==> inputs of v16 <==
## top_coldstorage
module top_coldstorage(
  input         clk,           
  input         rst_n,         
  output        led_fan,       
  output        led_hum,       
  input         sda_lcd_in,
  output        sda_lcd_oe,
  output        scl_lcd,
  input         rx,
  output        tx
);
Settings: LEC_CHECK=0, ABC_AREA=1, CAP_MARGIN=20, CORE_MARGIN=2, CORE_UTILIZATION=72, CTS_CLUSTER_DIAMETER=29, PLACE_DENSITY=0.35, SETUP_SLACK_MARGIN=1.25, SLEW_MARGIN=20; clock period 4.15 ns.
run.sh (not shown) runs the stock make flow with config.mk's settings and CLKGATE_MAP_FILE=.
==> v17: changes against v16 <==
Settings changed: CAP_MARGIN 20 to 40, CTS_CLUSTER_DIAMETER 29 to 391, CTS_CLUSTER_SIZE set to 13, PLACE_DENSITY 0.35 to unset, SETUP_SLACK_MARGIN 1.25 to unset, TNS_END_PERCENT set to 5.
==> flow/constraint.sdc (replaced) <==
create_clock -name core_clock -period 3.18 [get_ports {clk}]
set_input_delay 0.6360 -clock core_clock [delete_from_list [all_inputs] [get_ports {clk}]]
set_output_delay 0.6360 -clock core_clock [all_outputs]
set_load 0.01 [all_outputs]
==> v37: changes against v16 <==
Settings changed: CORE_ASPECT_RATIO set to 0.73, CTS_CLUSTER_DIAMETER 29 to 216, GPL_ROUTABILITY_DRIVEN set to 1, GPL_TIMING_DRIVEN set to 1, PLACE_DENSITY 0.35 to 0.4, SETUP_SLACK_MARGIN 1.25 to 0.95.
==> flow/constraint.sdc (replaced) <==
create_clock -name core_clock -period 3.94 [get_ports {clk}]
set_input_delay 0.7880 -clock core_clock [delete_from_list [all_inputs] [get_ports {clk}]]
set_output_delay 0.7880 -clock core_clock [all_outputs]
set_load 0.01 [all_outputs]
==> v4: changes against v16 <==
Settings changed: CELL_PAD_IN_SITES_DETAIL_PLACEMENT set to 1, CORE_UTILIZATION 72 to 40, CTS_CLUSTER_DIAMETER 29 to unset, PLACE_DENSITY 0.35 to unset, SETUP_SLACK_MARGIN 1.25 to 1.47, SLEW_MARGIN 20 to 30.
==> flow/constraint.sdc (replaced) <==
create_clock -name core_clock -period 10.0 [get_ports {clk}]
set_input_delay 2.0000 -clock core_clock [delete_from_list [all_inputs] [get_ports {clk}]]
set_output_delay 2.0000 -clock core_clock [all_outputs]
set_load 0.01 [all_outputs]
==> notes.md <==
Implementation results. From bottom edge to top edge, the die measures 198 um. Logged for this run, the post-placement worst setup slack is ~40 ps. The first error in the log reads "[ERROR GRT-0232] Routing congestion too high. Check the congestion heatmap in the GUI". Row generation in the floorplan step produced approximately 70 rows. The run stopped with a tool error. Half-perimeter wire length after placement landed at 46,700 um. The run ended at 5_1_grt. Buffers inserted to repair hold after CTS numbered 0. Total global-route track usage over all layers is 0.723.
-- figures above: v16

==> notes.md <==
Status on the layout run. Per the post-place timing report, worst setup slack is 5040 ps. Post-synthesis chip area from yosys landed at 27,000 sq um. Total clock sinks landed at roughly 520. Combined global-route utilization of all metal layers landed at 0.209. Half-perimeter wire length after placement landed at 51,100 um. The internal power of the cells totals 3.93 mW. The flow ran to the end and the layout has no timing, DRC or antenna violations. The die is 264 um tall. Area of the die landed at around 70,000 sq um.
-- figures above: v4

==> notes.md <==
Status on the layout run. The worst setup path is launched from a flop. Detailed placement ended at an HPWL of 47,000 um. Combined global-route utilization of all metal layers landed at 0.384. For hold timing, the worst endpoint is lcd_16x2_inst.lcd_display_inst.cnt_clr. The number of maximum-capacitance violations recorded for the run is 0. In the synthesized netlist, the number of instances is about 3,200.

Cts-stage hold buffer count landed at 1. Measured along the y axis, the die boundary spans between 150 and 200 um. The run finished, with violations left.

The layout checks failed on negative setup slack. The STA report counts the stages on the worst setup path as 29. After the first detailed-routing iteration, the DRC count stood at between 4,000 and 5,000.

The placed instances occupy a cell area of 28,000 sq um. Number of multi-input combinational cells landed at 2,066. Once routing completed, OpenROAD measured the worst setup slack at -713 ps. In the final report, the number of endpoints failing setup comes to 23. Floorplan net count landed at 3,307.

Logged for this run, the post-placement worst setup slack is -199 ps. Once detail routing completed, the nets flagged for antenna violations numbered 0.
-- figures above: v37

==> notes.md <==
Status on the layout run. The run finished, with violations left. Minimum setup slack after placement landed at -990 ps. The run did not pass the layout checks because of negative setup slack. For this run, the total global-route usage over all layers was measured as 0.370. Summed over all nets, the half-perimeter wirelength after detailed placement is slightly below 50,000 um.

Cts-stage hold buffer count landed at 1. Number of cell rows landed at approximately 70. Count of final setup violators landed at 33. Height of the chip landed at slightly below 200 um. Post-layout worst setup margin landed at -1020 ps.
-- figures above: v17


* * *

==> inputs of raven <==
Starting RTL as in the previous note.
==> flow/config.mk <==
export PLATFORM = sky130hd
export DESIGN_NAME = top_coldstorage
export DESIGN_NICKNAME = top_coldstorage
export VERILOG_FILES = /design/flow/design.v
export SDC_FILE = /design/flow/constraint.sdc
export NUM_CORES = 4
export LEC_CHECK = 0
export ABC_AREA = 1
export CAP_MARGIN = 20
export CORE_MARGIN = 2
export CORE_UTILIZATION = 72
export CTS_CLUSTER_DIAMETER = 28
export PLACE_DENSITY = 0.35
export SETUP_SLACK_MARGIN = 1.25
export SLEW_MARGIN = 20
==> flow/constraint.sdc <==
create_clock -name core_clock -period 4.15 [get_ports {clk}]
set_input_delay 0.8300 -clock core_clock [delete_from_list [all_inputs] [get_ports {clk}]]
set_output_delay 0.8300 -clock core_clock [all_outputs]
set_load 0.01 [all_outputs]
==> sierra: changes against raven <==
CORE_ASPECT_RATIO = 0.73   (was unset)
CTS_CLUSTER_DIAMETER = 216   (was 28)
GPL_ROUTABILITY_DRIVEN = 1   (was unset)
GPL_TIMING_DRIVEN = 1   (was unset)
PLACE_DENSITY = 0.57   (was 0.35)
SETUP_SLACK_MARGIN = -0.22   (was 1.25)
==> flow/constraint.sdc (replaced) <==
create_clock -name core_clock -period 3.66 [get_ports {clk}]
set_input_delay 0.7320 -clock core_clock [delete_from_list [all_inputs] [get_ports {clk}]]
set_output_delay 0.7320 -clock core_clock [all_outputs]
set_load 0.01 [all_outputs]
==> quartz: changes against raven <==
CORE_ASPECT_RATIO = 0.89   (was unset)
CTS_CLUSTER_DIAMETER = 216   (was 28)
GPL_ROUTABILITY_DRIVEN = 0   (was unset)
GPL_TIMING_DRIVEN = 1   (was unset)
PLACE_DENSITY = 0.38   (was 0.35)
SETUP_SLACK_MARGIN = unset   (was 1.25)
==> flow/constraint.sdc (replaced) <==
create_clock -name core_clock -period 3.02 [get_ports {clk}]
set_input_delay 0.6040 -clock core_clock [delete_from_list [all_inputs] [get_ports {clk}]]
set_output_delay 0.6040 -clock core_clock [all_outputs]
set_load 0.01 [all_outputs]
==> garnet: changes against raven <==
CAP_MARGIN = 10   (was 20)
CORE_UTILIZATION = 70   (was 72)
CTS_CLUSTER_DIAMETER = unset   (was 28)
CTS_CLUSTER_SIZE = 74   (was unset)
PLACE_DENSITY = unset   (was 0.35)
SETUP_SLACK_MARGIN = 2.12   (was 1.25)
==> flow/constraint.sdc (replaced) <==
create_clock -name core_clock -period 8.38 [get_ports {clk}]
set_input_delay 1.6760 -clock core_clock [delete_from_list [all_inputs] [get_ports {clk}]]
set_output_delay 1.6760 -clock core_clock [all_outputs]
set_load 0.01 [all_outputs]
==> notes <==
Non-clock buffer count: sierra is lower than quartz (146).
Fmax, highest first: sierra, quartz, garnet.
The highest clock skew belongs to garnet, the lowest to quartz.
quartz ran to the end with violations: negative setup slack. raven failed in global routing (5_1_grt). sierra finished with negative setup slack left. garnet passed the timing, design-rule and antenna checks.
In synthesized cell count, quartz and raven do not differ.
Of quartz and sierra, quartz has the higher wire length (gap about 14%, measured against sierra).
Cell count: garnet is smaller than sierra (about 1.4%).
The highest sequential power belongs to quartz, the lowest to garnet.
Count of clock-buffer cells in the layout: quartz > garnet > sierra.
The lowest worst setup slack belongs to quartz, the highest to garnet.
The highest die area belongs to garnet, the lowest to raven.
In flip-flop count, garnet and quartz do not differ.
==> figures <==
item                                                                               sierra                      raven                                  quartz                                  garnet
Outcome                                                          finished with violations  aborted with a tool error                finished with violations                 complete, no violations
Failing step                                                                            -   global routing (5_1_grt)                                       -                                       -
Reasons for failing layout checks                                    negative setup slack                          -                    negative setup slack                                       -
Biggest area consumer among cell classes                                        registers                          -                               registers                               registers
Group with the largest share of power                                           registers                          -                               registers                               registers
Overall Power                                                                     13.9 mW                          -                                 17.3 mW                                 6.14 mW
Number of non-clock buffers                                                            99                          -                                     245                                      24
Critical Path Sink Type                                                         flip-flop                          -                               flip-flop                               flip-flop
Max stage delay on crit path                                                      0.58 ns                          -                                 0.41 ns                                 0.53 ns
Worst Setup Start Kind                                                          flip-flop                          -                               flip-flop                               flip-flop
Total power divided by cell area                                              457 nW/um^2                          -                             531 nW/um^2                             208 nW/um^2
Clock Skews                                                                     0.0219 ns                          -                               0.0198 ns                               0.0304 ns
Worst hold stages                                                                       -                          -                                       1                                       1
CP Depth                                                                               18                          -                                      26                                      16
Endpoint, Worst Hold                                                                    -                          -  lcd_16x2_inst.lcd_display_inst.cnt_clr  lcd_16x2_inst.lcd_display_inst.cnt_clr
Floorplan utilization                                                               0.731                      0.734                                   0.735                                   0.713
Latest clock arrival within the worst-skew pair                                   0.60 ns                          -                                 0.60 ns                                 0.60 ns
Comb power                                                                        1.78 mW                          -                                 2.35 mW                                0.730 mW
Crit path buffers/inverters                                                             3                          -                                       6                                       2
Critical setup path kind                                           flip-flop to flip-flop                          -                  flip-flop to flip-flop                  flip-flop to flip-flop
Multi-input combinational cell count                                                2,065                          -                                   2,064                                   2,064
Worst hold-check path type                       input port to asynchronous set/reset pin                          -                  flip-flop to flip-flop                  flip-flop to flip-flop
Area after DPL                                                                28,000 um^2                27,900 um^2                             29,000 um^2                             27,700 um^2
Final critical-path share of the clock period                                        1.13                          -                                    1.37                                   0.530
Static Leakage                                                                    13.8 nW                          -                                 14.8 nW                                 13.4 nW

* * *

==> job 5698 <==
top_coldstorage again, from the RTL that the note above started with.
make LEC_CHECK=0 ABC_AREA=1 CAP_MARGIN=20 CELL_PAD_IN_SITES_GLOBAL_PLACEMENT=0 CORE_MARGIN=9 CORE_UTILIZATION=40 CTS_CLUSTER_DIAMETER=327 GPL_TIMING_DRIVEN=0 MAX_ROUTING_LAYER=met4 SLEW_MARGIN=5 TNS_END_PERCENT=65 finish   # period 3.25 ns
==> job 2290: changes against job 5698 <==
- CELL_PAD_IN_SITES_GLOBAL_PLACEMENT: 0 -> unset
- CORE_MARGIN: 9 -> 2
- CORE_UTILIZATION: 40 -> 70
- CTS_CLUSTER_DIAMETER: 327 -> unset
- CTS_CLUSTER_SIZE: unset -> 74
- GPL_TIMING_DRIVEN: 0 -> unset
- MAX_ROUTING_LAYER: met4 -> unset
- SLEW_MARGIN: 5 -> 20
- TNS_END_PERCENT: 65 -> unset
==> flow/constraint.sdc (replaced) <==
create_clock -name core_clock -period 6.38 [get_ports {clk}]
set_input_delay 1.2760 -clock core_clock [delete_from_list [all_inputs] [get_ports {clk}]]
set_output_delay 1.2760 -clock core_clock [all_outputs]
set_load 0.01 [all_outputs]
==> job 5824: changes against job 5698 <==
- ABC_AREA: 1 -> unset
- CELL_PAD_IN_SITES_GLOBAL_PLACEMENT: 0 -> unset
- CORE_MARGIN: 9 -> 2
- CORE_UTILIZATION: 40 -> 70
- CTS_CLUSTER_DIAMETER: 327 -> 219
- GPL_TIMING_DRIVEN: 0 -> unset
- MAX_ROUTING_LAYER: met4 -> unset
- SETUP_SLACK_MARGIN: unset -> 0.97
- SLEW_MARGIN: 5 -> 20
- TNS_END_PERCENT: 65 -> unset
==> flow/constraint.sdc (replaced) <==
create_clock -name core_clock -period 3.27 [get_ports {clk}]
set_input_delay 0.6540 -clock core_clock [delete_from_list [all_inputs] [get_ports {clk}]]
set_output_delay 0.6540 -clock core_clock [all_outputs]
set_load 0.01 [all_outputs]
==> job 4318: changes against job 5698 <==
- CELL_PAD_IN_SITES_GLOBAL_PLACEMENT: 0 -> unset
- CTS_CLUSTER_DIAMETER: 327 -> 190
- GPL_TIMING_DRIVEN: 0 -> unset
- MAX_ROUTING_LAYER: met4 -> unset
- SLEW_MARGIN: 5 -> 20
- TNS_END_PERCENT: 65 -> unset
==> flow/constraint.sdc (replaced) <==
create_clock -name core_clock -period 10.0 [get_ports {clk}]
set_input_delay 2.0000 -clock core_clock [delete_from_list [all_inputs] [get_ports {clk}]]
set_output_delay 2.0000 -clock core_clock [all_outputs]
set_load 0.01 [all_outputs]
==> results <==
item	job 4318	job 5824	job 2290	job 5698
Most numerous cell in the Yosys netlist	sky130_fd_sc_hd__inv_1	sky130_fd_sc_hd__nand2_1	sky130_fd_sc_hd__inv_1	sky130_fd_sc_hd__inv_1
Total number of tap cells	864	518	511	864
Worst hold path class	flop to flop	primary input to async pin	flop to flop	primary input to async pin
Worst hold path startpoint	lcd_16x2_inst.lcd_display_inst.state[4]	-	lcd_16x2_inst.lcd_display_inst.state[4]	-
Run status	finished clean	failed layout checks	finished clean	failed layout checks
Layout check failures	-	setup timing	-	setup timing
Worst slew slack as a fraction of its limit	33.8%	36.4%	24.7%	36.6%
Combinational Area	0.0111 sq mm	0.0143 sq mm	0.0111 sq mm	0.0122 sq mm
Mux area share	0.121%	1.34%	0.121%	0.121%
Fraction of area in multi-input gates	37.1%	42.4%	37.6%	37.7%
Unrepaired setup endpoints after global routing	no	yes	no	yes
Placement Cell Area	0.0281 sq mm	0.0292 sq mm	0.0277 sq mm	0.0285 sq mm
Instance count on the critical path	16	17	27	16
Final layout net count	3336	3246	3336	3473
Number of buffers other than clock buffers in the final layout	24	330	24	160
Tmin final	4.34 ns	4.27 ns	4.46 ns	4.01 ns

* * *

==> inputs of build 13 <==
Starting RTL as in the previous note.
make LEC_CHECK=0 ABC_AREA=0 CAP_MARGIN=20 CORE_ASPECT_RATIO=0.73 CORE_MARGIN=8 CORE_UTILIZATION=48 CTS_CLUSTER_DIAMETER=216 GPL_ROUTABILITY_DRIVEN=1 GPL_TIMING_DRIVEN=1 PLACE_DENSITY=0.67 SETUP_SLACK_MARGIN=0.81 SLEW_MARGIN=20 finish   # period 4.26 ns
==> inputs of trial 7, as changes to build 13 <==
Settings changed: ABC_AREA 0 to default, CORE_ASPECT_RATIO 0.73 to default, CORE_MARGIN 8 to 2, CORE_UTILIZATION 48 to 70, CTS_CLUSTER_DIAMETER 216 to default, GPL_ROUTABILITY_DRIVEN 1 to default, GPL_TIMING_DRIVEN 1 to default, PLACE_DENSITY 0.67 to default, SETUP_SLACK_MARGIN 0.81 to 1.09.
==> flow/constraint.sdc (replaced) <==
create_clock -name core_clock -period 4.44 [get_ports {clk}]
set_input_delay 0.8880 -clock core_clock [delete_from_list [all_inputs] [get_ports {clk}]]
set_output_delay 0.8880 -clock core_clock [all_outputs]
set_load 0.01 [all_outputs]
==> results <==
Of trial 7 and build 13, trial 7 has the higher hold slack (gap 98 ps). First-iteration DRC count: trial 7 is higher than build 13 (7.4%). In flip-flop count, build 13 and trial 7 do not differ. Between build 13 and trial 7, the lower die area is in trial 7 (gap 60%, measured against trial 7). Between build 13 and trial 7, the lower routed wire length is in build 13 (gap 0.95%, measured against trial 7). Of trial 7 and build 13, trial 7 has the higher global-route usage (gap 13 points). Via count: build 13 is lower than trial 7 (2.6%). Between build 13 and trial 7, the lower cell count is in trial 7 (gap about 8%, measured against trial 7).

* * *

==> inputs of run a <==
Starting RTL as in the previous note.
==> flow/config.mk <==
export PLATFORM = sky130hd
export DESIGN_NAME = top_coldstorage
export DESIGN_NICKNAME = top_coldstorage
export VERILOG_FILES = /design/flow/design.v
export SDC_FILE = /design/flow/constraint.sdc
export NUM_CORES = 4
export LEC_CHECK = 0
export ABC_AREA = 1
export CAP_MARGIN = 20
export CORE_MARGIN = 2
export CORE_UTILIZATION = 72
export CTS_CLUSTER_DIAMETER = 26
export PLACE_DENSITY_LB_ADDON = 0.21
export SETUP_SLACK_MARGIN = 1.09
export SLEW_MARGIN = 20
==> flow/constraint.sdc <==
create_clock -name core_clock -period 4.2 [get_ports {clk}]
set_input_delay 0.8400 -clock core_clock [delete_from_list [all_inputs] [get_ports {clk}]]
set_output_delay 0.8400 -clock core_clock [all_outputs]
set_load 0.01 [all_outputs]
==> run b: changes against run a <==
- CTS_CLUSTER_DIAMETER: 26 -> not set
- CTS_CLUSTER_SIZE: not set -> 47
- PLACE_DENSITY_LB_ADDON: 0.21 -> 0.09
- SETUP_SLACK_MARGIN: 1.09 -> 0.99
==> flow/constraint.sdc (replaced) <==
create_clock -name core_clock -period 4.05 [get_ports {clk}]
set_input_delay 0.8100 -clock core_clock [delete_from_list [all_inputs] [get_ports {clk}]]
set_output_delay 0.8100 -clock core_clock [all_outputs]
set_load 0.01 [all_outputs]
==> run c: changes against run a <==
- CORE_UTILIZATION: 72 -> 70
- CTS_CLUSTER_DIAMETER: 26 -> not set
- PLACE_DENSITY_LB_ADDON: 0.21 -> not set
- SETUP_SLACK_MARGIN: 1.09 -> -0.1
==> flow/constraint.sdc (replaced) <==
create_clock -name core_clock -period 3.0 [get_ports {clk}]
set_input_delay 0.6000 -clock core_clock [delete_from_list [all_inputs] [get_ports {clk}]]
set_output_delay 0.6000 -clock core_clock [all_outputs]
set_load 0.01 [all_outputs]
==> flow_metrics.env <==
# flow metrics
export IMPL_outcome="complete, but fails checks"
export IMPL_check_faults="capacitance limit, slew limit, setup timing"
export IMPL_die_size_y_um=198
export IMPL_drv_cap=1
export IMPL_place_area_um2=27900
export IMPL_fin_ws_ps=-722
export IMPL_finalMaxSlewViolations=3
export IMPL_cts_hold_buf=0
export IMPL_setup_viol=20
[end of results for run b]
==> flow_metrics.env <==
# physical design summary
export IMPL_place_area_um2=27900
export IMPL_outcome="aborted with a tool error"
export IMPL_error_line="[ERROR GRT-0232] Routing congestion too high. Check the congestion heatmap in the GUI."
export IMPL_rows=70
export IMPL_haltStage="5_1_grt"
export IMPL_die_size_y_um=198
export IMPL_routabilityCongestion=0.950
export IMPL_cts_hold_buf=0
[end of results for run a]
==> flow_metrics.env <==
# flow metrics
export IMPL_drv_cap=0
export IMPL_setup_viol=38
export IMPL_grt_max_degree=163
export IMPL_check_faults="setup timing"
export IMPL_outcome="complete, but fails checks"
export IMPL_finalMaxSlewViolations=0
export IMPL_pg_comb_mw=2.22
export IMPL_met3_usage_pct=6.77
export IMPL_place_area_um2=29100
export IMPL_cts_setup_buffers=44
export IMPL_fin_ws_ps=-1860
export IMPL_antenna_found_initial=2
export IMPL_core_area_um2=37800
export IMPL_cts_hold_buf=1
[end of results for run c]
Power and IR drop assume default switching activity.
